**flow/design.v**
```verilog
`timescale 1ns / 1ps
module startup_controller(
	input clk,
	input rst,
	input start,
	input stop,
	output reg mcu_pwr,
	output reg is_sending,
	output reg ready
);
reg is_pulling_low, is_waiting_for_clock, is_waiting_for_bkgd_stable;
reg [15:0] timer;
always @(posedge clk) begin
	if (rst || stop) begin  
		is_pulling_low <= 0;
		is_waiting_for_clock <= 0;
		is_waiting_for_bkgd_stable <= 0;
		is_sending <= 0;
		mcu_pwr <= 0;
		ready <= 1;
	end else if (start) begin
		is_pulling_low <= 1;
		is_sending <= 1;
		timer <= 250;  
		ready <= 0;
	end else if (is_pulling_low) begin
		if (timer == 0) begin
			mcu_pwr <= 1;
			is_pulling_low <= 0;
			is_waiting_for_clock <= 1;
			timer <= 1200;  
		end else begin
			timer <= timer - 1;
		end
	end else if (is_waiting_for_clock) begin
		if (timer == 0) begin
			is_sending <= 0;  
			is_waiting_for_clock <= 0;
			is_waiting_for_bkgd_stable <= 1;
			timer <= 500;  
		end else begin
			timer <= timer - 1;
		end
	end else if (is_waiting_for_bkgd_stable) begin
		if (timer == 0) begin
			is_waiting_for_bkgd_stable <= 0;
			ready <= 1;
		end else begin
			timer <= timer - 1;
		end
	end
end
endmodule
`timescale 1ns / 1ps
module sync_controller(
	input clk,
	input rst,
	input bkgd_in,
	output is_sending,
	input start_sync,
	output [31:0] sync_length,
	output sync_length_is_ready,
	output reg ready,
	output [4:0] debug
);
parameter HIGHTIME = 32'd6500;  
reg [2:0] state;
reg [31:0] sync_count;
assign debug = {2'd0, state};
assign is_sending = state == 1;
assign sync_length = sync_count;
assign sync_length_is_ready = (state != 1) && (state != 4);
always @(posedge clk) begin
	sync_count <= sync_count;
	if (rst) begin
		state <= 0;
		sync_count <= HIGHTIME;  
		ready <= 0;
	end else if (start_sync) begin
		state <= 1;
		sync_count <= HIGHTIME;
		ready <= 0;
	end else if (state == 1) begin
		if (sync_count == 0) begin
			state <= 2;
			sync_count <= 8'h0f;
		end else begin
			sync_count <= sync_count - 1;
		end
	end else if (state == 2) begin
		if (sync_count == 0) begin
			state <= 3;
		end else begin
			sync_count <= sync_count - 1;
		end
	end else if (state == 3) begin
		if (bkgd_in == 0) begin
			state <= 4;
		end
	end else if (state == 4) begin
		if (bkgd_in == 1) begin
			state <= 0;
			ready <= 1;
		end else begin
			sync_count <= sync_count + 1;
		end
	end
end
endmodule
`timescale 1ns / 1ps
module bdc_clk_pulse_generator(
	input clk,
	input rst,
	output bdc_clk_pulse,
	input [31:0] sync_length,
	input set_sync_length
);
reg [15:0] counter;
reg [31:0] target_time;  
reg [31:0] residual;
assign bdc_clk_pulse = counter == 0;
always @(posedge clk) begin
	if (rst) begin
		counter <= 0;
		target_time <= 0;
		residual <= 0;
	end else if (set_sync_length) begin
		target_time <= sync_length;
		residual <= sync_length;
	end else if (counter > residual[31:7]) begin
		counter <= 0;
		residual <= residual[6:0] + target_time;
	end else begin
		counter <= counter + 1;
	end
end
endmodule
`timescale 1ns / 1ps
module bdc_interface(
	input clk,
	input rst,
	output reg is_sending,
	input bkgd_in,
	input tgt_clk_pulse,
	input [7:0] data_in,
	input send_data,
	output reg [7:0] data_out,
	input read_data,
	output ready
);
reg [3:0] state;
reg [7:0] tgt_clk_timer;
reg [7:0] data;
reg [3:0] bitsleft;
assign ready = state == 0 && !read_data && !send_data;
always @(posedge clk) begin
	if (rst) begin
		state <= 0;
		tgt_clk_timer <= 0;
		is_sending <= 0;
	end else if (tgt_clk_timer > 0) begin
		if (tgt_clk_pulse) begin
			tgt_clk_timer <= tgt_clk_timer - 1;
		end
	end else begin
		case (state)
		0: begin
			if (send_data) begin
				state <= 1;
				data <= data_in;
				bitsleft <= 8;
			end else if (read_data) begin
				state <= 3;
				bitsleft <= 8;
			end
		end
		1: begin
			if (bitsleft > 0) begin
				state <= 2;
				is_sending <= 1;
				if (data[7]) begin
					tgt_clk_timer <= 4;
				end else begin
					tgt_clk_timer <= 14;
				end
			end else begin
				state <= 0;
			end
		end
		2: begin
			is_sending <= 0;
			if (data[7]) begin
				tgt_clk_timer <= 14;
			end else begin
				tgt_clk_timer <= 4;
			end
			state <= 1;
			bitsleft <= bitsleft - 1;
			data <= {data[6:0], 1'd0};
		end
		3: begin
			if (bitsleft > 0) begin
				is_sending <= 1;
				tgt_clk_timer <= 3;
				state <= 4;
			end else begin
				data_out <= data;
				state <= 0;
			end
		end
		4: begin
			is_sending <= 0;
			tgt_clk_timer <= 7;
			state <= 5;
		end
		5: begin
			data <= {data[6:0], bkgd_in};
			bitsleft <= bitsleft - 1;
			tgt_clk_timer <= 6;
			state <= 3;
		end
		endcase
	end
end
endmodule
`timescale 1ns / 1ps
module bdm(
	input clk,
	input rst,
	input bkgd_in,
	output bkgd_out,
	output bkgd_is_high_z,
	output mcu_pwr,
	output mcu_vpp,
	input do_read,
	input do_write,
	input do_start_mcu,
	input do_stop_mcu,
	input do_delay,
	input do_echo_test,
	input do_enable_vpp,
	input do_disable_vpp,
	input do_echo_sync_value,
	input do_resync,
	input [7:0] data_in,
	output [7:0] data_out,
	output ready,
	output reg valid,
	output [3:0] debug
);
reg [7:0] echo_data;
wire [31:0] sync_count;
wire sync_is_sending;
wire [4:0] sync_debug;
reg sync_start;
wire sync_ready;
wire startup_start;
reg startup_stop;
wire startup_is_sending, startup_ready;
wire bdc_is_sending, bdc_ready;
wire [7:0] bdc_data_out;
wire bdc_read_data, bdc_send_data;
wire hold_commands_in_reset;
assign hold_commands_in_reset = 1'd0;  
wire bdc_clk_pulse;
reg [3:0] state;
reg [7:0] delay_counter;
startup_controller startup_controller(
	.clk(clk),
	.rst(rst || hold_commands_in_reset),
	.start(startup_start),
	.stop(startup_stop),
	.mcu_pwr(mcu_pwr),
	.is_sending(startup_is_sending),
	.ready(startup_ready)
);
sync_controller sync_controller(
	.clk(clk),
	.rst(rst || hold_commands_in_reset || do_stop_mcu || do_resync),
	.bkgd_in(bkgd_in),
	.is_sending(sync_is_sending),
	.start_sync(sync_start),
	.sync_length(sync_count),
	.sync_length_is_ready(),
	.ready(sync_ready),
	.debug(sync_debug)
);
reg set_bdc_pulse_gen;
bdc_clk_pulse_generator bdc_clk_pulse_generator(
	.clk(clk),
	.rst(rst || hold_commands_in_reset),
	.bdc_clk_pulse(bdc_clk_pulse),
	.sync_length(sync_count),
	.set_sync_length(set_bdc_pulse_gen)
);
bdc_interface bdc_interface(
	.clk(clk),
	.rst(rst || hold_commands_in_reset),
	.is_sending(bdc_is_sending),
	.bkgd_in(bkgd_in),
	.tgt_clk_pulse(bdc_clk_pulse),
	.data_in(data_in),
	.send_data(bdc_send_data),
	.data_out(bdc_data_out),
	.read_data(bdc_read_data),
	.ready(bdc_ready)
);
assign debug = sync_debug; 
assign bkgd_out = 1'd0;
assign bkgd_is_high_z =
	(state == 1 && startup_is_sending) ? 1'd0 :
	(state == 2 && sync_is_sending) ? 1'd0 :
	(state == 3 && bdc_is_sending) ? 1'd0 :
	(state == 4 && bdc_is_sending) ? 1'd0 :
	1'd1;
assign startup_start = state == 0 && do_start_mcu;
assign bdc_read_data = state == 0 && do_read;
assign bdc_send_data = state == 0 && do_write;
assign data_out =
	state == 5 ? echo_data :
	state == 7 ? sync_count[15:8] :
	state == 8 ? sync_count[7:0] :
	bdc_data_out;
assign ready = state == 0 && !do_start_mcu && !do_stop_mcu && !do_read && !do_write && !do_delay && !do_echo_test && !do_echo_sync_value && !do_resync;
reg vpp_enabled;
assign mcu_vpp = vpp_enabled;
always @(posedge clk) begin
	startup_stop <= 0;
	sync_start <= 0;
	set_bdc_pulse_gen <= 0;
	valid <= 0;
	if (rst) begin
		state <= 0;
		vpp_enabled <= 0;
	end else if (state == 0) begin
		if (do_start_mcu) begin
			state <= 1;
		end else if (do_stop_mcu) begin
			startup_stop <= 1;
		end else if (do_read) begin
			state <= 3;
		end else if (do_write) begin
			state <= 4;
		end else if (do_delay) begin
			state <= 6;
			delay_counter <= {data_in, 4'd0};
		end else if (do_echo_test) begin
			state <= 5;
			echo_data <= data_in;
			valid <= 1;
		end else if (do_enable_vpp) begin
			vpp_enabled <= 1;
		end else if (do_disable_vpp) begin
			vpp_enabled <= 0;
		end else if (do_echo_sync_value) begin
			state <= 7;
			valid <= 1;
		end else if (do_resync) begin
			state <= 2;
			sync_start <= 1;
		end
	end else if (state == 1) begin
		if (startup_ready) begin
			state <= 2;
			sync_start <= 1;
		end
	end else if (state == 2) begin
		if (sync_ready) begin
			set_bdc_pulse_gen <= 1;
			state <= 0;
		end
	end else if (state == 3) begin
		if (bdc_ready) begin
			state <= 0;
			valid <= 1;
		end
	end else if (state == 4) begin
		if (bdc_ready) begin
			state <= 0;
		end
	end else if (state == 6) begin
		if (delay_counter == 0) begin
			state <= 0;
		end else begin
			delay_counter <= delay_counter - 1;
		end
	end else if (state == 5) begin
		state <= 0;
	end else if (state == 7) begin
		state <= 8;
		valid <= 1;
	end else if (state == 8) begin
		state <= 0;
	end
end
endmodule
```
**flow/run.sh**
```bash
#!/bin/bash
# the make line also repeats each setting of config.mk as NAME=value (left out here)
make -C /OpenROAD-flow-scripts/flow DESIGN_CONFIG=/design/flow/config.mk WORK_HOME=/design/flow/orfs CLKGATE_MAP_FILE= finish
```
**flow/config.mk**
```make
export PLATFORM = sky130hd
export DESIGN_NAME = bdm
export DESIGN_NICKNAME = bdm
export VERILOG_FILES = /design/flow/design.v
export SDC_FILE = /design/flow/constraint.sdc
export NUM_CORES = 4
export LEC_CHECK = 0
export ABC_AREA = 1
export CAP_MARGIN = 20
export CORE_MARGIN = 2
export CORE_UTILIZATION = 68
export CTS_CLUSTER_DIAMETER = 360
export CTS_CLUSTER_SIZE = 14
export PLACE_DENSITY_LB_ADDON = 0.06
export SLEW_MARGIN = 20
```
**flow/constraint.sdc**
```tcl
create_clock -name core_clock -period 2.32 [get_ports {clk}]
set_input_delay 0.4640 -clock core_clock [delete_from_list [all_inputs] [get_ports {clk}]]
set_output_delay 0.4640 -clock core_clock [all_outputs]
set_load 0.01 [all_outputs]
```
==> flow_summary.json, run 1 <==
{
  "status": "timing/DRC/antenna clean",
  "h-tree-depth": 1,
  "synthFlopType": "dfxtp_1",
  "utilization_pct": 77.3,
  "yosysTopAreaCellShare_pct": 23.1,
  "grt_pass1_wl_mm": 60.8,
  "ff2ff_setup_slack_ns": 0.16,
  "path_depth": 5,
  "reg2reg_from": "startup_controller.timer[0]",
  "common_cells": "nand2_1, nor2_1, inv_1",
  "largestPowerGroup": "registers",
  "largest_area_cell": "dfxtp_1",
  "synth_cells": 1976,
  "path_max_fanout": 5,
  "hp-start": "rst",
  "path_cells": "inv_1 > nand3_2 > inv_1 > a221oi_1 > dlygate4sd1_1",
  "drt_iter0_drc": 1309,
  "synthSimpleGateAreaFrac_pct": 36.8,
  "chipArea_um2": 20300,
  "slowest_stage": "dfxtp_1",
  "final_nets": 2102,
  "clock.latency.late_pin_ns": 0.50,
  "grt_util_all_layers_pct": 37.1,
  "globalplace.congestion": 0.993,
  "worstSetupStartpointType": "flop",
  "chipWidth_um": 143,
  "tns_ns": 0,
  "warning_count": 31,
  "hold_depth": 2,
  "viasPerCell": 5.87,
  "avgSynthCellArea_um2": 6.62,
  "hold_viol": 0,
  "cts.path.max_buffers": 3,
  "clkPwrFrac_pct": 32.4,
  "max_stage_delay_ns": 0.39,
  "powerComb_w": 0.00199,
  "placed_cells": 2260,
  "root_buffer": "clkbuf_16",
  "cts_tree": "built",
  "yosysWarnings": 5,
  "nFillCells": 1523,
  "worstPathArrival_ns": 1.79,
  "clk_pin_slew_ns": 0.07,
  "cp.required_ns": 1.86,
  "postSynthSeqShare_pct": 35.1,
  "most_common_cell": "nand2_1",
  "switching_share_pct": 31.8,
  "ys_types": 55,
  "fp_util_pct": 69.7,
  "cts_buffers": 18,
  "io_pins": 39,
  "holdPathEnd": "valid",
  "max_freq_mhz": 444,
  "adder_share_pct": 3.41,
  "max_slew_margin_pct": 51.7,
  "stdcell_area_um2": 14500,
  "yosys_cells": 1976,
  "tightest_slew_ns": 0.724,
  "edf_count": 52,
  "first_pass_iters": 6,
  "endpoint": "bkgd_is_high_z",
  "finalCritPeriodShare_pct": 97.1,
  "drv_slew": 0,
  "min_period_ns": 2.25,
  "row_count": 50,
  "drc_errors": 0,
  "holdBufCountCts": 0,
  "grt_pass1_vias": 12662,
  "end_kind": "output pin",
  "grt_max_degree": 68,
  "post_dp_cell_area_um2": 14000,
  "ys_sh_aoi_pct": 11.7,
  "dieHeight_um": 143,
  "core_region_area_um2": 18800,
  "path_buffers": 3,
  "crit_type": "flop to output pin",
  "seq-power_w": 0.00396,
  "grt_overflow": 0,
  "worstSetupStartpoint": "sync_controller.state[2]",
  "hold_ws_ns": 0.279,
  "antenna_found_initial": 0,
  "p_clk_w": 0.00285,
  "hold_class": "primary input to flop",
  "reg2reg_to": "startup_controller.timer[9]",
  "ys_sh_mux_pct": 0,
  "ant_nets": 0,
  "crit_path_frequent_cell": "inv_1",
  "ff2ff_path_depth": 9,
  "netlist_area_um2": 13100,
  "ys.flops": 203,
  "diodes": 0,
  "skew_ns": 0.0160,
  "fin_cells": 2287,
  "maxCapViolCount": 0,
  "p_leak_nw": 6.26,
  "setup_viol": 0,
  "pwr-share-seq_pct": 45.0,
  "area_growth_pct": 11.0,
  "xor_area_share_pct": 3.82,
  "wl_per_cell_um": 16.4,
  "crit_family": "buffers and inverters",
  "io_buffers": 36,
  "logic_family": "simple AND/OR/NAND/NOR gates",
  "yosys-top-cells-area": "dfxtp_1, nand2_1, edfxtp_1",
  "vdd_drop_max_v": 0.000715,
  "async_flop_share_pct": 0,
  "hpwl_mm": 27.7,
  "p_sw_w": 0.00280,
  "wl_mm": 37.6,
  "yosys_area_um2": 13100,
  "power_density_nw_per_um2": 607,
  "vias": 13418,
  "combinationalPowerShare_pct": 22.6,
  "cts_sinks": 203,
  "internal_power_w": 0.00600,
  "rsz0062_at_grt": "no"
}
[area by class of cell]
cell class	instances	area, µm²	share of cell area [%]
multi-input cells	1485	7320	50.5
well taps	234	293	2.02
flip-flops and latches	203	4580	31.6
clock inverters	1	8.76	0.0604
repair buffers	119	973	6.71
clock buffers	26	502	3.46
inverters	219	825	5.68
[per-layer routing]
layer	routed length, µm	track usage [%]	share of wire, %
met1	15100	49.2	40
met2	17400	62.0	46
met3	3630	5.10	9.6
met4	1440	13.7	3.8
met5	0	0	0
[through the flow]
step           worst slack (ns)  total power (W)
6_report                 0.0667          0.00880
4_1_cts                 0.00153          0.00875
2_1_floorplan             0.212          0.00535
3_5_place_dp             -0.371          0.00593
5_1_grt                 0.00423          0.00916
3_3_place_gp             -0.312          0.00586
[what timing repair did]
| item | 4_1_cts | 5_1_grt |
|---|---|---|
| gates resized | 25 | 28 |
| endpoints found under the hold margin | 0 | 0 |
| buffers inserted | 0 | 0 |
| endpoints found under the setup margin | 10 | 27 |
| pin swaps | 0 | 3 |
==> run 2, diff against run 1 <==
- ABC_AREA: 1 -> 0
- CORE_UTILIZATION: 68 -> 72
- CTS_CLUSTER_DIAMETER: 360 -> 95
- CTS_CLUSTER_SIZE: 14 -> unset
- PLACE_DENSITY: unset -> 0.35
- PLACE_DENSITY_LB_ADDON: 0.06 -> unset
- SETUP_SLACK_MARGIN: unset -> 0.64
- clock period: 2.32 -> 2.31 ns (I/O delays scaled with it)
==> flow_summary.json, run 2 <==
{
  "status": "did not finish",
  "flow.stopped_at": "clock tree synthesis (4_1_cts)",
  "error_line": "[ERROR DPL-0038] Utilization greater than 100%, impossible to legalize",
  "common_cells": "dfxtp_1, nor2_1, nand2_1",
  "yosys_area_um2": 11800,
  "synthSimpleGateAreaFrac_pct": 25.7,
  "io_buffers": 36,
  "adder_share_pct": 3.77,
  "io_pins": 39,
  "logic_family": "simple AND/OR/NAND/NOR gates",
  "hpwl_mm": 26.4,
  "row_count": 46,
  "ys_types": 80,
  "yosys-top-cells-area": "dfxtp_1, edfxtp_1, nor2_1",
  "chipWidth_um": 132,
  "chipArea_um2": 17400,
  "core_region_area_um2": 15900,
  "avgSynthCellArea_um2": 8.38,
  "ys_sh_aoi_pct": 17.3,
  "ys_sh_mux_pct": 3.55,
  "edf_count": 52,
  "ys.flops": 203,
  "largest_area_cell": "dfxtp_1",
  "async_flop_share_pct": 0,
  "most_common_cell": "dfxtp_1",
  "netlist_area_um2": 11800,
  "yosys_cells": 1409,
  "globalplace.congestion": 0.977,
  "yosysTopAreaCellShare_pct": 25.6,
  "post_dp_cell_area_um2": 13800,
  "yosysWarnings": 5,
  "synthFlopType": "dfxtp_1",
  "synth_cells": 1409,
  "dieHeight_um": 132,
  "xor_area_share_pct": 5.79,
  "fp_util_pct": 74.1,
  "postSynthSeqShare_pct": 38.8
}
-- run 2: per-stage QoR --
| stage | hold slack [ns] | instances | setup TNS (ns) | setup WS, ns | util [%] |
|---|---|---|---|---|---|
| detailed placement | 0.441 | 1717 | -9.66 | -0.465 | 86.4 |
| global placement | 0.437 | 1717 | -7.80 | -0.430 | 86.4 |
| floorplan | 0.422 | 1410 | -9.20 | -0.531 | - |
==> run 3, diff against run 2 <==
- ABC_AREA: 0 -> unset
- CORE_UTILIZATION: 72 -> 40
- CTS_CLUSTER_DIAMETER: 95 -> unset
- PLACE_DENSITY: 0.35 -> unset
- SETUP_SLACK_MARGIN: 0.64 -> 1.18
- clock period: 2.31 -> 4.08 ns (I/O delays scaled with it)
==> flow_summary.json, run 3 <==
{
  "synthSimpleGateAreaFrac_pct": 25.7,
  "yosys_cells": 1409,
  "reg2reg_to": "sync_controller.sync_count[11]",
  "yosys-top-cells-area": "dfxtp_1, edfxtp_1, nor2_1",
  "hpwl_mm": 23.1,
  "skew_ns": 0.0208,
  "clk_pin_slew_ns": 0.06,
  "adder_share_pct": 3.77,
  "cts_tree": "built",
  "synth_cells": 1409,
  "pwr-share-seq_pct": 40.8,
  "setup_viol": 0,
  "diodes": 0,
  "setup_slack_ns": 1.16,
  "internal_power_w": 0.00390,
  "globalplace.congestion": 0.909,
  "ys_types": 80,
  "io_pins": 39,
  "clock.latency.late_pin_ns": 0.54,
  "final_nets": 1476,
  "switching_share_pct": 29.4,
  "path_buffers": 2,
  "finalCritPeriodShare_pct": 71.5,
  "holdBufCountCts": 0,
  "h-tree-depth": 1,
  "wl_mm": 33.5,
  "tns_ns": 0,
  "grt_pass1_wl_mm": 54.1,
  "clkPwrFrac_pct": 40.5,
  "p_total_w": 0.00553,
  "cts.path.max_buffers": 3,
  "common_cells": "dfxtp_1, nor2_1, nand2_1",
  "p_sw_w": 0.00163,
  "p_leak_nw": 4.76,
  "hold_depth": 0,
  "root_buffer": "clkbuf_16",
  "vias": 10854,
  "power_density_nw_per_um2": 405,
  "tightest_slew_ns": 0.980,
  "drt_iter0_drc": 849,
  "max_slew_margin_pct": 34.5,
  "logic_area_um2": 6790,
  "antenna_found_initial": 0,
  "hold_ws_ns": 0.448,
  "drv_slew": 0,
  "min_period_ns": 2.92,
  "async_flop_share_pct": 0,
  "seq-power_w": 0.00226,
  "largest_area_cell": "dfxtp_1",
  "chipWidth_um": 176,
  "nFillCells": 2844,
  "cts_sinks": 203,
  "edf_count": 52,
  "grt_util_all_layers_pct": 21.4,
  "ys_sh_aoi_pct": 17.3,
  "grt_max_degree": 50,
  "vdd_drop_max_v": 0.000292,
  "chipArea_um2": 30900,
  "first_pass_iters": 5,
  "path_cells": "clkdlybuf4s50_1 > or3b_2 > a21o_1 > o21ai_1 > buf_4 > nand2_1 > o22ai_1",
  "worstSetupStartpointType": "primary input",
  "p_clk_w": 0.00224,
  "logic_family": "simple AND/OR/NAND/NOR gates",
  "max_stage_delay_ns": 0.54,
  "most_common_cell": "dfxtp_1",
  "fp_util_pct": 40.9,
  "dp_slack_ns": 0.384,
  "viasPerCell": 5.96,
  "netlist_area_um2": 11800,
  "end_kind": "flop",
  "reg2reg_from": "sync_controller.sync_count[0]",
  "ff2ff_setup_slack_ns": 1.17,
  "area_growth_pct": 15.5,
  "powerComb_w": 0.00103,
  "hold_viol": 0,
  "rsz0062_at_grt": "yes",
  "status": "timing/DRC/antenna clean",
  "drc_errors": 0,
  "synthFlopType": "dfxtp_1",
  "cts_buffers": 24,
  "worstSetupStartpoint": "bkgd_in",
  "warning_count": 33,
  "hp-start": "bdc_interface.data[0]",
  "max_freq_mhz": 343,
  "xor_area_share_pct": 5.79,
  "path_max_fanout": 21,
  "yosys_area_um2": 11800,
  "core_region_area_um2": 28900,
  "yosysWarnings": 5,
  "dieHeight_um": 176,
  "grt_overflow": 0,
  "slowest_stage": "or3b_2",
  "path_depth": 7,
  "worstPathArrival_ns": 3.37,
  "cp.required_ns": 4.53,
  "holdPathEnd": "bdc_interface.data_out[0]",
  "crit_family": "simple AND/OR/NAND/NOR gates",
  "largestPowerGroup": "registers",
  "ys_sh_mux_pct": 3.55,
  "row_count": 62,
  "yosysTopAreaCellShare_pct": 25.6,
  "maxCapViolCount": 0,
  "hold_class": "flop to flop",
  "io_buffers": 36,
  "wl_per_cell_um": 18.4,
  "postSynthSeqShare_pct": 38.8,
  "crit_type": "primary input to flop",
  "avgSynthCellArea_um2": 8.38,
  "ant_nets": 0,
  "grt_pass1_vias": 10087,
  "ys.flops": 203,
  "combinationalPowerShare_pct": 18.7,
  "ff2ff_path_depth": 8,
  "seq_area_um2": 4610,
  "endpoint": "sync_controller.sync_count[4]"
}
==> run 3: layout make-up <==
| class | instances | share of cell area (%) |
|---|---|---|
| sequential | 203 | 33.8 |
| tap | 384 | 3.52 |
| timing repair buffer | 86 | 5.52 |
| clock inverter | 6 | 0.670 |
| multi-input combinational | 1059 | 49.8 |
| inverter | 46 | 1.30 |
| clock buffer | 37 | 5.43 |
==> run 3: timing repair <==
action / CTS / global route
pin swaps: 2 / 6
cloned: 1 / 1
setup endpoints to repair: 47 / 48
buffers inserted: 9 / 8
gates resized: 30 / 25
==> run 3: through the flow <==
step	utilization [%]	area (µm²)	instances
6_report	47.3	13600	1821
5_1_grt	47.3	13600	1821
2_1_floorplan	-	11800	1410
3_3_place_gp	43.3	12500	1759
4_1_cts	46.7	13500	1812
3_5_place_dp	43.3	12500	1759
==> run 3: per-layer routing <==
metal  vias to the layer above  GRT usage, %  part of all wire, %
met5                         -             0                    0
met4                         0          6.51                  3.0
met3                        77          3.35                  6.4
met2                       389          34.4                   45
met1                      5181          29.6                   45
li1                       5207             -                    -
==> run 4, diff against run 3 <==
- ABC_AREA: unset -> 1
- CAP_MARGIN: 20 -> 5
- CORE_UTILIZATION: 40 -> 72
- CTS_CLUSTER_DIAMETER: unset -> 96
- PLACE_DENSITY_LB_ADDON: unset -> 0.28
- SETUP_SLACK_MARGIN: 1.18 -> 0.43
- clock period: 4.08 -> 2.29 ns (I/O delays scaled with it)
==> flow_summary.json, run 4 <==
{
  "cts_sinks": 203,
  "largest_area_cell": "dfxtp_1",
  "h-tree-depth": 1,
  "ys_types": 55,
  "synthFlopType": "dfxtp_1",
  "ys_sh_aoi_pct": 11.7,
  "grt_overflow": 1927,
  "logic_family": "simple AND/OR/NAND/NOR gates",
  "edf_count": 52,
  "common_cells": "nand2_1, nor2_1, inv_1",
  "yosysWarnings": 5,
  "async_flop_share_pct": 0,
  "hpwl_mm": 28.9,
  "ys_sh_mux_pct": 0,
  "row_count": 49,
  "globalplace.congestion": 1.04,
  "io_buffers": 36,
  "xor_area_share_pct": 3.82,
  "flow.stopped_at": "global routing (5_1_grt)",
  "yosys_area_um2": 13100,
  "adder_share_pct": 3.41,
  "root_buffer": "clkbuf_16",
  "yosys_cells": 1976,
  "avgSynthCellArea_um2": 6.62,
  "yosysTopAreaCellShare_pct": 23.1,
  "ys.flops": 203,
  "holdBufCountCts": 0,
  "error_line": "[ERROR GRT-0232] Routing congestion too high. Check the congestion heatmap in the GUI.",
  "netlist_area_um2": 13100,
  "synth_cells": 1976,
  "cts.path.max_buffers": 3,
  "postSynthSeqShare_pct": 35.1,
  "chipWidth_um": 139,
  "status": "did not finish",
  "io_pins": 39,
  "most_common_cell": "nand2_1",
  "chipArea_um2": 19300,
  "grt_util_all_layers_pct": 102,
  "dieHeight_um": 139,
  "core_region_area_um2": 17900,
  "synthSimpleGateAreaFrac_pct": 36.8,
  "cts_buffers": 24,
  "fp_util_pct": 73.0,
  "yosys-top-cells-area": "dfxtp_1, nand2_1, edfxtp_1"
}
==> run 4: through the flow <==
step	setup slack (ns)	cell area, µm²	power, W	instances	hold slack, ns
3_3_place_gp	-0.326	14000	0.00595	2252	0.434
4_1_cts	0.147	16500	0.0117	2363	0.271
3_5_place_dp	-0.407	14000	0.00604	2252	0.448
2_1_floorplan	0.275	13100	0.00542	1977	0.412
==> run 4: layer usage <==
| metal | overflow | GRT usage [%] |
|---|---|---|
| met5 | 2 | 38.8 |
| met4 | 384 | 114 |
| met3 | 24 | 77.6 |
| met2 | 1480 | 137 |
| met1 | 37 | 90.0 |
==> run 4: what timing repair did <==
| item | 4_1_cts |
|---|---|
| pin swaps | 90 |
| setup endpoints to repair | 153 |
| cloned | 9 |
| resized | 368 |
| setup buffers | 58 |
==> run 5, diff against run 4 <==
- ABC_AREA: 1 -> unset
- CAP_MARGIN: 5 -> 20
- CORE_UTILIZATION: 72 -> 63
- CTS_CLUSTER_DIAMETER: 96 -> unset
- PLACE_DENSITY_LB_ADDON: 0.28 -> unset
- SETUP_SLACK_MARGIN: 0.43 -> unset
- clock period: 2.29 -> 4.19 ns (I/O delays scaled with it)
==> flow_summary.json, run 5 <==
{
  "chipArea_um2": 19900,
  "clock.latency.late_pin_ns": 0.51,
  "ff2ff_path_depth": 8,
  "root_buffer": "clkbuf_16",
  "yosysWarnings": 5,
  "vias": 10874,
  "hold_depth": 0,
  "nFillCells": 1514,
  "grt_max_degree": 60,
  "min_period_ns": 3.73,
  "worstSetupStartpointType": "primary input",
  "seq-power_w": 0.00220,
  "cp.required_ns": 3.35,
  "vdd_drop_max_v": 0.000301,
  "cts_sinks": 203,
  "finalCritPeriodShare_pct": 89.1,
  "path_buffers": 2,
  "post_cts_resize_count": 0,
  "ys.flops": 203,
  "maxCapViolCount": 0,
  "hold_class": "flop to flop",
  "edf_count": 52,
  "endpoint": "ready",
  "core_region_area_um2": 18500,
  "netlist_area_um2": 11800,
  "power_density_nw_per_um2": 401,
  "ys_sh_mux_pct": 3.55,
  "yosys_area_um2": 11800,
  "ys_sh_aoi_pct": 17.3,
  "drc_errors": 0,
  "holdPathEnd": "bdc_interface.data_out[4]",
  "reg2reg_to": "sync_controller.sync_count[5]",
  "cts_tree": "built",
  "largest_area_cell": "dfxtp_1",
  "io_pins": 39,
  "crit_path_frequent_cell": "clkdlybuf4s50_1",
  "warning_count": 33,
  "synthFlopType": "dfxtp_1",
  "pwr-share-seq_pct": 41.8,
  "powerComb_w": 0.000996,
  "reg2reg_from": "sync_controller.sync_count[0]",
  "status": "timing/DRC/antenna clean",
  "ff2ff_setup_slack_ns": 0.65,
  "area_growth_pct": 11.2,
  "xor_area_share_pct": 5.79,
  "hold_viol": 0,
  "postSynthSeqShare_pct": 38.8,
  "ys_types": 80,
  "yosys-top-cells-area": "dfxtp_1, edfxtp_1, nor2_1",
  "max_stage_delay_ns": 0.58,
  "drt_iter0_drc": 1010,
  "max_slew_margin_pct": 29.3,
  "p_sw_w": 0.00160,
  "synthSimpleGateAreaFrac_pct": 25.7,
  "setup_viol": 0,
  "yosysTopAreaCellShare_pct": 25.6,
  "final_nets": 1463,
  "max_freq_mhz": 268,
  "fp_util_pct": 63.8,
  "switching_share_pct": 30.3,
  "post_dp_cell_area_um2": 12300,
  "chipWidth_um": 141,
  "internal_power_w": 0.00366,
  "common_cells": "dfxtp_1, nor2_1, nand2_1",
  "first_pass_iters": 6,
  "hold_ws_ns": 0.451,
  "most_common_cell": "dfxtp_1",
  "h-tree-depth": 1,
  "logic_family": "simple AND/OR/NAND/NOR gates",
  "drv_slew": 0,
  "grt_pass1_wl_mm": 53.1,
  "hpwl_mm": 22.8,
  "dp_slack_ns": 0.462,
  "rsz0062_at_grt": "no",
  "wl_per_cell_um": 19.7,
  "worstSetupStartpoint": "do_write",
  "clk_pin_slew_ns": 0.06,
  "stdcell_area_um2": 13100,
  "p_clk_w": 0.00206,
  "row_count": 50,
  "path_cells": "clkdlybuf4s50_1 > or2_2 > or4_1 > nor4_1 > clkdlybuf4s50_1",
  "antenna_found_initial": 0,
  "globalplace.congestion": 0.919,
  "slowest_stage": "clkdlybuf4s50_1",
  "async_flop_share_pct": 0,
  "path_max_fanout": 5,
  "post_cts_buffers": 0,
  "crit_family": "buffers and inverters",
  "hp-start": "bdc_interface.data[4]",
  "worstPathArrival_ns": 2.89,
  "tns_ns": 0,
  "cts_buffers": 24,
  "dieHeight_um": 141,
  "holdBufCountCts": 0,
  "yosys_cells": 1409,
  "cts.path.max_buffers": 3,
  "synth_cells": 1409,
  "diodes": 0,
  "clkPwrFrac_pct": 39.2,
  "p_leak_nw": 4.58,
  "wl_mm": 32.7,
  "largestPowerGroup": "registers",
  "grt_pass1_vias": 10078,
  "combinationalPowerShare_pct": 18.9,
  "path_depth": 5,
  "io_buffers": 36,
  "adder_share_pct": 3.77,
  "setup_slack_ns": 0.457,
  "viasPerCell": 6.55,
  "crit_type": "primary input to output pin",
  "tightest_slew_ns": 1.06,
  "end_kind": "output pin",
  "skew_ns": 0.0113,
  "grt_util_all_layers_pct": 32.7,
  "grt_overflow": 0,
  "avgSynthCellArea_um2": 8.38,
  "ant_nets": 0
}
==> run 5: per-stage QoR <==
step,total power [W],util (%),std cells
after floorplan,0.00295,-,1410
after global placement,0.00319,66.7,1615
after CTS,0.00526,70.9,1659
after global routing,0.00549,70.9,1659
after detailed placement,0.00322,66.7,1615
final,0.00526,70.9,1659
==> run 5: routing by layer <==
layer	up-vias	part of all wire [%]	track usage [%]	routed length, µm
met1	5127	45	47.8	14600
met5	-	0	0	0
met3	74	8.4	4.96	2730
met4	0	2.5	8.16	826
met2	488	44	51.1	14500
li1	5185	-	-	-
==> run 5: cell type report <==
cell class	count	area, µm²	area share [%]
multi-input cells	1057	6650	50.6
inverters	46	173	1.31
well taps	234	293	2.23
flip-flops and latches	203	4590	34.9
repair buffers	75	648	4.93
clock buffers	32	682	5.19
clock inverters	12	104	0.791
==> run 6, diff against run 5 <==
- ABC_AREA: unset -> 1
- CORE_ASPECT_RATIO: unset -> 0.83
- CORE_UTILIZATION: 63 -> 72
- CTS_CLUSTER_DIAMETER: unset -> 203
- CTS_CLUSTER_SIZE: unset -> 21
- GPL_ROUTABILITY_DRIVEN: unset -> 0
- PLACE_DENSITY_LB_ADDON: unset -> 0.05
- SETUP_SLACK_MARGIN: unset -> 0.22
- clock period: 4.19 -> 2.26 ns (I/O delays scaled with it)
==> flow_summary.json, run 6 <==
{
  "dieHeight_um": 127,
  "hpwl_mm": 27.7,
  "maxCapViolCount": 0,
  "avgSynthCellArea_um2": 6.62,
  "most_common_cell": "nand2_1",
  "so_faults": "negative setup slack",
  "yosys_cells": 1976,
  "logic_family": "simple AND/OR/NAND/NOR gates",
  "io_pins": 39,
  "max_slew_margin_pct": 46.8,
  "stdcell_area_um2": 15700,
  "wl_per_cell_um": 22.2,
  "ys_sh_aoi_pct": 11.7,
  "ant_nets": 0,
  "viasPerCell": 6.89,
  "grt_util_all_layers_pct": 40.6,
  "switching_share_pct": 36.1,
  "hp-start": "rst",
  "cts_sinks": 203,
  "p_clk_w": 0.00243,
  "yosysWarnings": 5,
  "worstSetupStartpointType": "flop",
  "reg2reg_from": "state[0]",
  "grt_max_degree": 64,
  "async_flop_share_pct": 0,
  "drc_errors": 0,
  "largest_area_cell": "dfxtp_1",
  "ys_sh_mux_pct": 0,
  "netlist_area_um2": 13100,
  "xor_area_share_pct": 3.82,
  "synthFlopType": "dfxtp_1",
  "cts_buffers": 13,
  "finalCritPeriodShare_pct": 101,
  "end_kind": "output pin",
  "wl_mm": 52.2,
  "largestPowerGroup": "registers",
  "area_growth_pct": 20.4,
  "skew_ns": 0.0239,
  "warning_count": 33,
  "holdPathEnd": "bdc_clk_pulse_generator.counter[1]",
  "crit_type": "flop to output pin",
  "drv_slew": 0,
  "drt_iter0_drc": 2974,
  "first_pass_iters": 17,
  "utilization_pct": 89.3,
  "crit_path_frequent_cell": "o21ai_1",
  "h-tree-depth": 1,
  "chipArea_um2": 19300,
  "vias": 16153,
  "yosysTopAreaCellShare_pct": 23.1,
  "path_buffers": 2,
  "cp.required_ns": 1.81,
  "edf_count": 52,
  "io_buffers": 36,
  "seq-power_w": 0.00409,
  "min_period_ns": 2.28,
  "max_stage_delay_ns": 0.40,
  "synthSimpleGateAreaFrac_pct": 36.8,
  "postSynthSeqShare_pct": 35.1,
  "hold_ws_ns": 0.381,
  "ys.flops": 203,
  "path_cells": "inv_1 > o211ai_1 > o21ai_1 > o21ai_1 > buf_2",
  "grt_pass1_vias": 13232,
  "antenna_found_initial": 0,
  "root_buffer": "clkbuf_16",
  "clkPwrFrac_pct": 24.7,
  "common_cells": "nand2_1, nor2_1, inv_1",
  "hold_viol": 0,
  "powerComb_w": 0.00333,
  "clock.latency.late_pin_ns": 0.49,
  "rsz0062_at_grt": "yes",
  "grt_pass1_wl_mm": 64.6,
  "power_density_nw_per_um2": 626,
  "status": "finished with violations",
  "placed_cells": 2253,
  "yosys_area_um2": 13100,
  "tightest_slew_ns": 0.799,
  "cts.path.max_buffers": 3,
  "ff2ff_setup_slack_ns": 0.02,
  "adder_share_pct": 3.41,
  "max_freq_mhz": 439,
  "p_leak_nw": 6.68,
  "final_nets": 2168,
  "row_count": 44,
  "setup_viol": 1,
  "ys_types": 55,
  "ff2ff_path_depth": 17,
  "fin_cells": 2346,
  "worstPathArrival_ns": 1.83,
  "post_dp_cell_area_um2": 14000,
  "yosys-top-cells-area": "dfxtp_1, nand2_1, edfxtp_1",
  "path_depth": 5,
  "setup_slack_ns": -0.0190,
  "pwr-share-seq_pct": 41.5,
  "crit_family": "AND-OR/OR-AND gates",
  "holdBufCountCts": 0,
  "slowest_stage": "dfxtp_2",
  "cts_tree": "built",
  "tns_ns": -0.0190,
  "internal_power_w": 0.00630,
  "hold_class": "primary input to flop",
  "path_max_fanout": 4,
  "vdd_drop_max_v": 0.000655,
  "chipWidth_um": 152,
  "core_region_area_um2": 17600,
  "worstSetupStartpoint": "sync_controller.sync_count[6]",
  "grt_overflow": 0,
  "clk_pin_slew_ns": 0.10,
  "synth_cells": 1976,
  "reg2reg_to": "vpp_enabled",
  "combinationalPowerShare_pct": 33.8,
  "hold_depth": 2,
  "endpoint": "data_out[6]",
  "diodes": 0,
  "fp_util_pct": 74.2,
  "p_sw_w": 0.00356
}
-- run 6: cell type report --
| type | count | area, µm² |
|---|---|---|
| Multi-Input combinational cell | 1485 | 7970 |
| Sequential cell | 203 | 4640 |
| Fill cell | 817 | 1880 |
| Timing Repair Buffer | 189 | 1640 |
| Inverter | 219 | 833 |
| Clock buffer | 17 | 340 |
| Tap cell | 230 | 288 |
| Clock inverter | 2 | 17.5 |
| Timing Repair inverter | 1 | 6.26 |
-- run 6: what timing repair did --
action,in CTS,in global routing
endpoints found under the setup margin,57,162
setup buffers,33,33
resized,104,182
gates cloned,1,7
pin swaps,15,64
-- run 6: through the flow --
stage / total power (W) / worst slack, ns
2_1_floorplan: 0.00549 / 0.245
3_3_place_gp: 0.00604 / -0.331
3_5_place_dp: 0.00611 / -0.464
4_1_cts: 0.00857 / 0.128
5_1_grt: 0.0100 / -0.0360
6_report: 0.00986 / -0.0190
-- run 6: layer usage --
| layer | part of all wire (%) | GRT usage (%) | vias up |
|---|---|---|---|
| met5 | 0 | 0 | - |
| met4 | 9.4 | 18.5 | 0 |
| met3 | 17 | 10.1 | 600 |
| met2 | 41 | 64.1 | 1858 |
| met1 | 33 | 53.2 | 7012 |
| li1 | - | - | 6683 |
==> run 7, diff against run 6 <==
- ABC_AREA: 1 -> 0
- CELL_PAD_IN_SITES_DETAIL_PLACEMENT: unset -> 1
- CORE_ASPECT_RATIO: 0.83 -> unset
- CORE_MARGIN: 2 -> 9
- CORE_UTILIZATION: 72 -> 30
- CTS_CLUSTER_DIAMETER: 203 -> 133
- CTS_CLUSTER_SIZE: 21 -> unset
- GPL_ROUTABILITY_DRIVEN: 0 -> 1
- GPL_TIMING_DRIVEN: unset -> 0
- MIN_ROUTING_LAYER: unset -> met2
- PLACE_DENSITY_LB_ADDON: 0.05 -> 0.01
- SETUP_SLACK_MARGIN: 0.22 -> -0.34
- SLEW_MARGIN: 20 -> 15
- TNS_END_PERCENT: unset -> 65
- clock period: 2.26 -> 5.49 ns (I/O delays scaled with it)
==> flow_summary.json, run 7 <==
{
  "hold_viol": 0,
  "io_pins": 39,
  "yosys-top-cells-area": "dfxtp_1, edfxtp_1, nor2_1",
  "cp.required_ns": 5.96,
  "status": "timing/DRC/antenna clean",
  "clock.latency.late_pin_ns": 0.57,
  "synthSimpleGateAreaFrac_pct": 25.7,
  "ys_types": 80,
  "setup_slack_ns": 1.02,
  "area_growth_pct": 16.9,
  "drt_iter0_drc": 1930,
  "max_slew_margin_pct": 26.2,
  "min_period_ns": 4.47,
  "cts_tree": "built",
  "holdPathEnd": "bdc_interface.data_out[1]",
  "synth_cells": 1409,
  "ys_sh_aoi_pct": 17.3,
  "holdBufCountCts": 0,
  "seq_area_um2": 4580,
  "power_density_nw_per_um2": 324,
  "drc_errors": 0,
  "netlist_area_um2": 11800,
  "path_depth": 8,
  "post_cts_resize_count": 0,
  "vdd_drop_max_v": 0.000231,
  "dieHeight_um": 216,
  "post_cts_buffers": 0,
  "dp_slack_ns": 0.873,
  "grt_pass1_vias": 17692,
  "yosysWarnings": 5,
  "chipArea_um2": 46800,
  "tns_ns": 0,
  "io_buffers": 36,
  "async_flop_share_pct": 0,
  "worstSetupStartpointType": "flop",
  "logic_area_um2": 6640,
  "worstPathArrival_ns": 4.94,
  "final_nets": 1538,
  "skew_ns": 0.0139,
  "largest_area_cell": "dfxtp_1",
  "synthFlopType": "dfxtp_1",
  "clk_pin_slew_ns": 0.06,
  "cts_buffers": 28,
  "core_region_area_um2": 38700,
  "hold_depth": 0,
  "p_sw_w": 0.00145,
  "clkPwrFrac_pct": 42.3,
  "cts.path.max_buffers": 3,
  "grt_pass1_wl_mm": 72.4,
  "cts_sinks": 203,
  "seq-power_w": 0.00168,
  "crit_family": "simple AND/OR/NAND/NOR gates",
  "maxCapViolCount": 0,
  "finalCritPeriodShare_pct": 81.4,
  "warning_count": 31,
  "internal_power_w": 0.00302,
  "avgSynthCellArea_um2": 8.38,
  "root_buffer": "clkbuf_16",
  "crit_type": "flop to flop",
  "common_cells": "dfxtp_1, nor2_1, nand2_1",
  "max_freq_mhz": 224,
  "path_buffers": 2,
  "nFillCells": 4641,
  "antenna_found_initial": 0,
  "xor_area_share_pct": 5.79,
  "adder_share_pct": 3.77,
  "switching_share_pct": 32.4,
  "end_kind": "flop",
  "globalplace.congestion": 0.923,
  "chipWidth_um": 216,
  "setup_viol": 0,
  "drv_slew": 0,
  "ff2ff_setup_slack_ns": 1.02,
  "h-tree-depth": 1,
  "row_count": 72,
  "wl_per_cell_um": 23.6,
  "stdcell_area_um2": 13800,
  "vias": 15294,
  "slowest_stage": "a21oi_1",
  "viasPerCell": 7.57,
  "logic_family": "simple AND/OR/NAND/NOR gates",
  "path_max_fanout": 10,
  "yosys_area_um2": 11800,
  "first_pass_iters": 8,
  "rsz0062_at_grt": "no",
  "ys.flops": 203,
  "postSynthSeqShare_pct": 38.8,
  "ff2ff_path_depth": 8,
  "yosysTopAreaCellShare_pct": 25.6,
  "powerComb_w": 0.000898,
  "reg2reg_to": "sync_controller.sync_count[25]",
  "hold_class": "flop to flop",
  "wl_mm": 47.7,
  "max_stage_delay_ns": 0.96,
  "largestPowerGroup": "clock",
  "worstSetupStartpoint": "sync_controller.sync_count[19]",
  "edf_count": 52,
  "hp-start": "bdc_interface.data[1]",
  "ant_nets": 0,
  "hpwl_mm": 33.2,
  "p_leak_nw": 4.63,
  "post_dp_cell_area_um2": 12900,
  "pwr-share-seq_pct": 37.6,
  "grt_util_all_layers_pct": 30.2,
  "most_common_cell": "dfxtp_1",
  "path_cells": "clkbuf_1 > or3_1 > nor4_1 > nand4_1 > a21oi_1 > clkbuf_1 > o21ai_0 > o21ai_0",
  "combinationalPowerShare_pct": 20.1,
  "endpoint": "sync_controller.sync_count[25]",
  "yosys_cells": 1409,
  "ys_sh_mux_pct": 3.55,
  "reg2reg_from": "sync_controller.sync_count[19]",
  "fp_util_pct": 30.5,
  "grt_max_degree": 14,
  "diodes": 0,
  "p_clk_w": 0.00189,
  "grt_overflow": 0,
  "tightest_slew_ns": 1.11
}
-- run 7: per-stage QoR --
step	util (%)	total power, W	cells	hold WS [ns]
6_report	35.6	0.00447	2020	0.452
5_1_grt	35.6	0.00467	2020	0.479
4_1_cts	35.6	0.00446	2018	0.453
3_5_place_dp	33.2	0.00258	1968	0.438
3_3_place_gp	33.1	0.00255	1964	0.438
2_1_floorplan	-	0.00225	1410	0.422
-- run 7: per-layer routing --
layer | part of all wire [%] | track usage [%]
met1 | 0 | -
met2 | 50 | 34.7
met3 | 43 | 42.3
met4 | 6.4 | 4.98
met5 | 0.53 | 8.38
-- run 7: layout make-up --
cell class                      count  area share [%]
Buffer                            104            3.11
Clock buffer                       41            6.03
Clock inverter                      9           0.689
Inverter                           46            1.25
Multi-Input combinational cell   1057            48.1
Sequential cell                   203            33.2
Tap cell                          518            4.70
Timing Repair Buffer               42            2.91
==> run 8, diff against run 7 <==
- CELL_PAD_IN_SITES_DETAIL_PLACEMENT: 1 -> unset
- CELL_PAD_IN_SITES_GLOBAL_PLACEMENT: unset -> 3
- CORE_MARGIN: 9 -> 6
- CORE_UTILIZATION: 30 -> 40
- CTS_CLUSTER_DIAMETER: 133 -> unset
- GPL_ROUTABILITY_DRIVEN: 1 -> unset
- GPL_TIMING_DRIVEN: 0 -> unset
- MIN_ROUTING_LAYER: met2 -> unset
- PLACE_DENSITY_LB_ADDON: 0.01 -> unset
- SETUP_SLACK_MARGIN: -0.34 -> unset
- SLEW_MARGIN: 15 -> 20
- TNS_END_PERCENT: 65 -> unset
- clock period: 5.49 -> 5.0 ns (I/O delays scaled with it)
==> flow_summary.json, run 8 <==
{
  "status": "timing/DRC/antenna clean",
  "clock.latency.late_pin_ns": 0.52,
  "worstPathArrival_ns": 3.12,
  "path_max_fanout": 5,
  "synthSimpleGateAreaFrac_pct": 25.7,
  "power_density_nw_per_um2": 342,
  "grt_overflow": 0,
  "final_nets": 1448,
  "edf_count": 52,
  "combinationalPowerShare_pct": 18.5,
  "post_cts_buffers": 0,
  "dp_slack_ns": 0.893,
  "cts_tree": "built",
  "grt_util_all_layers_pct": 21.6,
  "netlist_area_um2": 11800,
  "ys.flops": 203,
  "first_pass_iters": 5,
  "wl_mm": 36.9,
  "reg2reg_from": "sync_controller.sync_count[0]",
  "end_kind": "output pin",
  "cts_buffers": 25,
  "holdBufCountCts": 0,
  "top_usage_layer": "met2",
  "yosys-top-cells-area": "dfxtp_1, edfxtp_1, nor2_1",
  "synthFlopType": "dfxtp_1",
  "max_stage_delay_ns": 0.59,
  "synth_cells": 1409,
  "grt_pass1_wl_mm": 59.3,
  "yosysWarnings": 5,
  "ys_sh_aoi_pct": 17.3,
  "switching_share_pct": 30.1,
  "tns_ns": 0,
  "io_buffers": 36,
  "hold_depth": 0,
  "path_cells": "clkdlybuf4s50_1 > or2_2 > or4_1 > nor4_1 > clkdlybuf4s50_1",
  "hold_class": "flop to flop",
  "tightest_slew_ns": 1.02,
  "seq-power_w": 0.00185,
  "post_cts_resize_count": 0,
  "ant_nets": 0,
  "ff2ff_path_depth": 8,
  "cp.required_ns": 4.00,
  "globalplace.congestion": 0.829,
  "warning_count": 33,
  "viasPerCell": 5.89,
  "row_count": 62,
  "min_period_ns": 4.12,
  "skew_ns": 0.00784,
  "path_depth": 5,
  "drv_slew": 0,
  "h-tree-depth": 1,
  "p_sw_w": 0.00136,
  "diodes": 0,
  "p_leak_nw": 4.53,
  "largestPowerGroup": "registers",
  "hpwl_mm": 26.5,
  "setup_slack_ns": 0.879,
  "powerComb_w": 0.000838,
  "grt_use_met1_pct": 31.9,
  "yosysTopAreaCellShare_pct": 25.6,
  "pwr-share-seq_pct": 40.7,
  "largest_area_cell": "dfxtp_1",
  "hold_viol": 0,
  "path_buffers": 2,
  "antenna_found_initial": 0,
  "worstSetupStartpoint": "do_write",
  "chipArea_um2": 33800,
  "core_region_area_um2": 28900,
  "crit_family": "buffers and inverters",
  "adder_share_pct": 3.77,
  "vias": 10569,
  "chipWidth_um": 184,
  "area_growth_pct": 12.5,
  "yosys_area_um2": 11800,
  "dieHeight_um": 184,
  "ff2ff_setup_slack_ns": 1.38,
  "finalCritPeriodShare_pct": 82.4,
  "clkPwrFrac_pct": 40.8,
  "async_flop_share_pct": 0,
  "p_clk_w": 0.00185,
  "grt_max_degree": 41,
  "holdPathEnd": "bdc_interface.data_out[2]",
  "most_common_cell": "dfxtp_1",
  "vdd_drop_max_v": 0.000268,
  "common_cells": "dfxtp_1, nor2_1, nand2_1",
  "internal_power_w": 0.00317,
  "drt_iter0_drc": 780,
  "reg2reg_to": "sync_controller.sync_count[5]",
  "endpoint": "ready",
  "setup_viol": 0,
  "hp-start": "bdc_interface.data[2]",
  "ys_types": 80,
  "max_freq_mhz": 243,
  "slowest_stage": "clkdlybuf4s50_1",
  "maxCapViolCount": 0,
  "wl_per_cell_um": 20.6,
  "yosys_cells": 1409,
  "io_pins": 39,
  "cts.path.max_buffers": 3,
  "grt_pass1_vias": 10278,
  "fp_util_pct": 40.9,
  "clk_pin_slew_ns": 0.05,
  "xor_area_share_pct": 5.79,
  "max_slew_margin_pct": 31.4,
  "crit_path_frequent_cell": "clkdlybuf4s50_1",
  "cts_sinks": 203,
  "rsz0062_at_grt": "no",
  "postSynthSeqShare_pct": 38.8,
  "logic_family": "simple AND/OR/NAND/NOR gates",
  "worstSetupStartpointType": "primary input",
  "ys_sh_mux_pct": 3.55,
  "drc_errors": 0,
  "grtUsageMet3_pct": 2.96,
  "crit_type": "primary input to output pin",
  "met2_usage_pct": 34.0,
  "root_buffer": "clkbuf_16",
  "avgSynthCellArea_um2": 8.38
}
## run 8: final cells by class
class,count,area [µm²]
fillers,2920,15600
multi-input cells,1057,6680
flip-flops and latches,203,4590
clock buffers,32,724
repair buffers,59,526
well taps,384,480
inverters,46,173
clock inverters,13,120
## run 8: stage by stage
step	hold WS, ns	util [%]	area (µm²)	power, W	cells
finish	0.450	46.0	13300	0.00454	1794
global route	0.471	46.0	13300	0.00477	1794
CTS	0.449	46.0	13300	0.00459	1793
detailed placement	0.436	43.0	12400	0.00272	1748
global placement	0.431	43.0	12400	0.00272	1748
floorplan	0.422	-	11800	0.00247	1410
## run 8: per-layer routing
metal	share of wire (%)	up-vias
li1	-	5156
met1	49	5118
met2	44	253
met3	4.9	42
met4	1.7	0
met5	0	-
==> run 9, diff against run 8 <==
- ABC_AREA: 0 -> 1
- CELL_PAD_IN_SITES_GLOBAL_PLACEMENT: 3 -> unset
- CORE_MARGIN: 6 -> 2
- CORE_UTILIZATION: 40 -> 65
- clock period: 5.0 -> 2.89 ns (I/O delays scaled with it)
==> flow_summary.json, run 9 <==
{
  "status": "timing/DRC/antenna clean",
  "cts_buffers": 23,
  "ff2ff_setup_slack_ns": 0.47,
  "core_region_area_um2": 19600,
  "cp.required_ns": 2.31,
  "cts_sinks": 203,
  "crit_type": "flop to output pin",
  "endpoint": "data_out[3]",
  "yosys-top-cells-area": "dfxtp_1, nand2_1, edfxtp_1",
  "max_freq_mhz": 361,
  "hold_viol": 0,
  "io_buffers": 36,
  "adder_share_pct": 3.41,
  "reg2reg_from": "sync_controller.sync_count[1]",
  "seq_area_um2": 4590,
  "ys.flops": 203,
  "vdd_drop_max_v": 0.000539,
  "crit_family": "buffers and inverters",
  "async_flop_share_pct": 0,
  "yosys_area_um2": 13100,
  "holdPathEnd": "state[1]",
  "tightest_slew_ns": 0.754,
  "dp_slack_ns": -0.0126,
  "io_pins": 39,
  "stdcell_area_um2": 14500,
  "diodes": 0,
  "pwr-share-seq_pct": 42.2,
  "yosys_cells": 1976,
  "reg2reg_to": "sync_controller.sync_count[30]",
  "cts_tree": "built",
  "grt_pass1_wl_mm": 60.2,
  "combinationalPowerShare_pct": 20.3,
  "drc_errors": 0,
  "grt_overflow": 0,
  "power_density_nw_per_um2": 520,
  "common_cells": "nand2_1, nor2_1, inv_1",
  "wl_mm": 37.5,
  "worstSetupStartpoint": "sync_controller.sync_count[3]",
  "rsz0062_at_grt": "no",
  "seq-power_w": 0.00318,
  "grt_pass1_vias": 12199,
  "viasPerCell": 5.77,
  "slowest_stage": "clkdlybuf4s50_1",
  "synthSimpleGateAreaFrac_pct": 36.8,
  "ant_nets": 0,
  "final_nets": 2072,
  "grt_util_all_layers_pct": 34.3,
  "netlist_area_um2": 13100,
  "powerComb_w": 0.00153,
  "hold_depth": 2,
  "row_count": 51,
  "p_sw_w": 0.00233,
  "yosysTopAreaCellShare_pct": 23.1,
  "path_cells": "inv_2 > o211ai_1 > o21ai_0 > o21ai_1 > clkdlybuf4s50_1",
  "setup_viol": 0,
  "p_clk_w": 0.00283,
  "setup_slack_ns": 0.119,
  "edf_count": 52,
  "drt_iter0_drc": 1170,
  "most_common_cell": "nand2_1",
  "antenna_found_initial": 0,
  "clkPwrFrac_pct": 37.5,
  "clock.latency.late_pin_ns": 0.51,
  "path_buffers": 2,
  "drv_slew": 0,
  "finalCritPeriodShare_pct": 95.9,
  "vias": 13261,
  "utilization_pct": 74.0,
  "grt_max_degree": 70,
  "end_kind": "output pin",
  "chipWidth_um": 146,
  "hold_class": "primary input to flop",
  "post_cts_buffers": 0,
  "chipArea_um2": 21300,
  "nFillCells": 1640,
  "synth_cells": 1976,
  "clk_pin_slew_ns": 0.06,
  "hpwl_mm": 27.4,
  "avgSynthCellArea_um2": 6.62,
  "worstSetupStartpointType": "flop",
  "root_buffer": "clkbuf_16",
  "max_stage_delay_ns": 0.57,
  "dieHeight_um": 146,
  "path_depth": 5,
  "p_leak_nw": 6.17,
  "max_slew_margin_pct": 49.7,
  "p_total_w": 0.00754,
  "postSynthSeqShare_pct": 35.1,
  "yosysWarnings": 5,
  "globalplace.congestion": 1.01,
  "h-tree-depth": 1,
  "switching_share_pct": 30.9,
  "xor_area_share_pct": 3.82,
  "ys_types": 55,
  "wl_per_cell_um": 16.3,
  "hp-start": "rst",
  "largestPowerGroup": "registers",
  "warning_count": 33,
  "internal_power_w": 0.00521,
  "path_max_fanout": 8,
  "ff2ff_path_depth": 10,
  "cts.path.max_buffers": 3,
  "holdBufCountCts": 0,
  "worstPathArrival_ns": 2.19,
  "ys_sh_mux_pct": 0,
  "placed_cells": 2256,
  "first_pass_iters": 5,
  "area_growth_pct": 11.0,
  "fp_util_pct": 66.7,
  "ys_sh_aoi_pct": 11.7,
  "fin_cells": 2297,
  "post_dp_cell_area_um2": 13800,
  "logic_area_um2": 7300,
  "logic_family": "simple AND/OR/NAND/NOR gates",
  "min_period_ns": 2.77,
  "maxCapViolCount": 0,
  "synthFlopType": "dfxtp_1",
  "skew_ns": 0.0136,
  "largest_area_cell": "dfxtp_1",
  "post_cts_resize_count": 6
}
## run 9: per-layer routing
metal | track usage [%] | wire length [µm] | share of wire (%)
met1 | 45.7 | 15700 | 42
met2 | 56.9 | 17300 | 46
met3 | 4.98 | 3110 | 8.3
met4 | 12.8 | 1350 | 3.6
met5 | 0 | 0 | 0
## run 9: metrics by stage
stage	setup TNS, ns	hold WS [ns]
final	0	0.374
after CTS	0	0.360
after global routing	0	0.373
after detailed placement	-0.0126	0.440
after global placement	0	0.424
after floorplan	0	0.412
## run 9: area by class of cell
cell class / count / area share, %
Multi-Input combinational cell: 1485 / 50.3
Sequential cell: 203 / 31.7
Inverter: 219 / 5.69
Timing Repair Buffer: 84 / 5.10
Clock buffer: 25 / 4.02
Tap cell: 265 / 2.29
Clock inverter: 16 / 0.940
==> run 10, diff against run 9 <==
- CAP_MARGIN: 20 -> 0
- CORE_ASPECT_RATIO: unset -> 0.88
- CORE_UTILIZATION: 65 -> 72
- CTS_CLUSTER_DIAMETER: unset -> 65
- CTS_CLUSTER_SIZE: unset -> 53
- GPL_ROUTABILITY_DRIVEN: unset -> 1
- GPL_TIMING_DRIVEN: unset -> 1
- PLACE_DENSITY: unset -> 0.61
- SETUP_SLACK_MARGIN: unset -> 0.65
- SLEW_MARGIN: 20 -> 30
- TNS_END_PERCENT: unset -> 75
- clock period: 2.89 -> 2.41 ns (I/O delays scaled with it)
==> flow_summary.json, run 10 <==
{
  "status": "did not finish",
  "flow.stopped_at": "global routing (5_1_grt)",
  "error_line": "[ERROR GRT-0116] Global routing finished with congestion. Check the congestion regions in the DRC Viewer.",
  "most_common_cell": "nand2_1",
  "chipArea_um2": 19300,
  "yosysWarnings": 5,
  "ys_sh_aoi_pct": 11.7,
  "grt_overflow": 5,
  "async_flop_share_pct": 0,
  "chipWidth_um": 148,
  "xor_area_share_pct": 3.82,
  "cts_sinks": 203,
  "adder_share_pct": 3.41,
  "io_buffers": 36,
  "globalplace.congestion": 1.06,
  "io_pins": 39,
  "ys.flops": 203,
  "yosys_area_um2": 13100,
  "row_count": 46,
  "logic_family": "simple AND/OR/NAND/NOR gates",
  "h-tree-depth": 1,
  "ys_types": 55,
  "yosys-top-cells-area": "dfxtp_1, nand2_1, edfxtp_1",
  "largest_area_cell": "dfxtp_1",
  "cts_buffers": 15,
  "edf_count": 52,
  "avgSynthCellArea_um2": 6.62,
  "grt_util_all_layers_pct": 73.4,
  "synth_cells": 1976,
  "synthFlopType": "dfxtp_1",
  "core_region_area_um2": 17900,
  "root_buffer": "clkbuf_16",
  "holdBufCountCts": 0,
  "yosysTopAreaCellShare_pct": 23.1,
  "common_cells": "nand2_1, nor2_1, inv_1",
  "hpwl_mm": 28.4,
  "yosys_cells": 1976,
  "postSynthSeqShare_pct": 35.1,
  "netlist_area_um2": 13100,
  "dieHeight_um": 130,
  "cts.path.max_buffers": 3,
  "fp_util_pct": 73.0,
  "ys_sh_mux_pct": 0,
  "synthSimpleGateAreaFrac_pct": 36.8
}
[run 10: repair_timing]
item | 4_1_cts
cloned | 11
pin swaps | 121
gates resized | 501
setup endpoints to repair | 164
setup buffers | 114
[run 10: layer usage]
metal | GRT overflow | GRT usage [%]
met5 | 0 | 27.0
met4 | 1 | 71.0
met3 | 2 | 56.6
met2 | 2 | 93.2
met1 | 0 | 73.1
[run 10: per-stage QoR]
stage	utilization [%]	setup slack (ns)	std cells	hold slack, ns	area (µm²)
CTS	94.5	0.218	2398	0.266	16900
global placement	77.9	-0.223	2248	0.432	13900
floorplan	-	0.616	1977	0.412	13100
detailed placement	77.9	-0.265	2248	0.442	13900
==> run 11, diff against run 10 <==
- ABC_AREA: 1 -> 0
- CELL_PAD_IN_SITES_DETAIL_PLACEMENT: unset -> 1
- CELL_PAD_IN_SITES_GLOBAL_PLACEMENT: unset -> 3
- CORE_ASPECT_RATIO: 0.88 -> unset
- CORE_UTILIZATION: 72 -> 30
- CTS_CLUSTER_DIAMETER: 65 -> 370
- CTS_CLUSTER_SIZE: 53 -> unset
- GPL_ROUTABILITY_DRIVEN: 1 -> unset
- GPL_TIMING_DRIVEN: 1 -> 0
- MAX_ROUTING_LAYER: unset -> met4
- PLACE_DENSITY: 0.61 -> unset
- PLACE_DENSITY_LB_ADDON: unset -> 0.15
- SETUP_SLACK_MARGIN: 0.65 -> 0.58
- SLEW_MARGIN: 30 -> 20
- TNS_END_PERCENT: 75 -> unset
- clock period: 2.41 -> 5.0 ns (I/O delays scaled with it)
==> flow_summary.json, run 11 <==
{
  "status": "timing/DRC/antenna clean",
  "end_kind": "flop",
  "grt_max_degree": 14,
  "ys.flops": 203,
  "combinationalPowerShare_pct": 19.9,
  "hpwl_mm": 33.7,
  "path_cells": "inv_1 > ha_1 > or4b_2 > or4_1 > buf_2 > nor4_4 > nor2_1 > clkbuf_1 > a32oi_1 > o21ai_0",
  "pwr-share-seq_pct": 39.0,
  "dp_slack_ns": 0.550,
  "worstSetupStartpointType": "flop",
  "first_pass_iters": 5,
  "reg2reg_to": "sync_controller.sync_count[25]",
  "internal_power_w": 0.00321,
  "max_freq_mhz": 239,
  "min_period_ns": 4.18,
  "io_buffers": 36,
  "powerComb_w": 0.000941,
  "tns_ns": 0,
  "final_nets": 1533,
  "cts.path.max_buffers": 3,
  "hold_depth": 0,
  "post_cts_buffers": 0,
  "seq-power_w": 0.00184,
  "logic_area_um2": 6670,
  "yosys-top-cells-area": "dfxtp_1, edfxtp_1, nor2_1",
  "ys_sh_aoi_pct": 17.3,
  "netlist_area_um2": 11800,
  "worstSetupStartpoint": "sync_controller.sync_count[0]",
  "ys_types": 80,
  "path_buffers": 3,
  "clk_pin_slew_ns": 0.06,
  "endpoint": "sync_controller.sync_count[25]",
  "wl_per_cell_um": 22.9,
  "vias": 11237,
  "holdBufCountCts": 0,
  "finalCritPeriodShare_pct": 83.6,
  "synthFlopType": "dfxtp_1",
  "max_stage_delay_ns": 0.72,
  "skew_ns": 0.0137,
  "ys_sh_mux_pct": 3.55,
  "most_common_cell": "dfxtp_1",
  "area_growth_pct": 16.4,
  "viasPerCell": 5.57,
  "drc_errors": 0,
  "drv_slew": 0,
  "xor_area_share_pct": 5.79,
  "p_sw_w": 0.00152,
  "warning_count": 31,
  "grt_util_all_layers_pct": 23.2,
  "slowest_stage": "or4b_2",
  "cts_buffers": 27,
  "setup_slack_ns": 0.821,
  "drt_iter0_drc": 708,
  "holdPathEnd": "bdc_interface.data_out[2]",
  "clkPwrFrac_pct": 41.1,
  "root_buffer": "clkbuf_16",
  "grt_overflow": 0,
  "hold_viol": 0,
  "globalplace.congestion": 0.846,
  "largest_area_cell": "dfxtp_1",
  "reg2reg_from": "sync_controller.sync_count[0]",
  "rsz0062_at_grt": "no",
  "core_region_area_um2": 38700,
  "clock.latency.late_pin_ns": 0.55,
  "max_slew_margin_pct": 28.4,
  "largestPowerGroup": "clock",
  "crit_family": "simple AND/OR/NAND/NOR gates",
  "cts_tree": "built",
  "ant_nets": 0,
  "async_flop_share_pct": 0,
  "nFillCells": 4639,
  "crit_type": "flop to flop",
  "synthSimpleGateAreaFrac_pct": 25.7,
  "switching_share_pct": 32.1,
  "p_leak_nw": 4.58,
  "power_density_nw_per_um2": 344,
  "ff2ff_path_depth": 10,
  "io_pins": 39,
  "fp_util_pct": 30.5,
  "cts_sinks": 203,
  "synth_cells": 1409,
  "adder_share_pct": 3.77,
  "maxCapViolCount": 0,
  "setup_viol": 0,
  "common_cells": "dfxtp_1, nor2_1, nand2_1",
  "dieHeight_um": 202,
  "chipArea_um2": 41000,
  "vdd_drop_max_v": 0.000236,
  "worstPathArrival_ns": 4.57,
  "tightest_slew_ns": 1.07,
  "path_depth": 10,
  "hold_class": "flop to flop",
  "h-tree-depth": 1,
  "cp.required_ns": 5.39,
  "post_cts_resize_count": 0,
  "logic_family": "simple AND/OR/NAND/NOR gates",
  "p_clk_w": 0.00194,
  "chipWidth_um": 202,
  "hp-start": "bdc_interface.data[2]",
  "edf_count": 52,
  "yosysTopAreaCellShare_pct": 25.6,
  "yosys_area_um2": 11800,
  "seq_area_um2": 4580,
  "grt_pass1_vias": 11403,
  "yosysWarnings": 5,
  "postSynthSeqShare_pct": 38.8,
  "grt_pass1_wl_mm": 71.2,
  "wl_mm": 46.3,
  "ff2ff_setup_slack_ns": 0.82,
  "avgSynthCellArea_um2": 8.38,
  "yosys_cells": 1409,
  "path_max_fanout": 10,
  "row_count": 72,
  "antenna_found_initial": 1
}
## run 11: per-stage QoR
stage	utilization, %	power, W	hold slack [ns]	instances	instance area, µm²
after global placement	33.1	0.00280	0.435	1964	12800
after CTS	35.4	0.00477	0.454	2016	13700
after global routing	35.5	0.00495	0.468	2016	13700
after floorplan	-	0.00247	0.422	1410	11800
final	35.5	0.00472	0.453	2018	13700
after detailed placement	33.2	0.00281	0.441	1966	12900
## run 11: layer usage
layer | vias up | GRT usage, % | part of all wire, %
li1 | 5320 | - | -
met1 | 5591 | 32.3 | 49
met2 | 261 | 35.4 | 44
met3 | 65 | 3.43 | 4.9
met4 | 0 | 5.74 | 2.6
met5 | - | - | 0
## run 11: area by class of cell
class                           count  share of cell area, %
Antenna cell                        2                 0.0364
Buffer                            104                   3.12
Clock buffer                       38                   5.44
Clock inverter                     12                  0.838
Inverter                           46                   1.26
Multi-Input combinational cell   1057                   48.5
Sequential cell                   203                   33.4
Tap cell                          518                   4.72
Timing Repair Buffer               38                   2.74
Power is estimated from default activity; no workload was simulated.
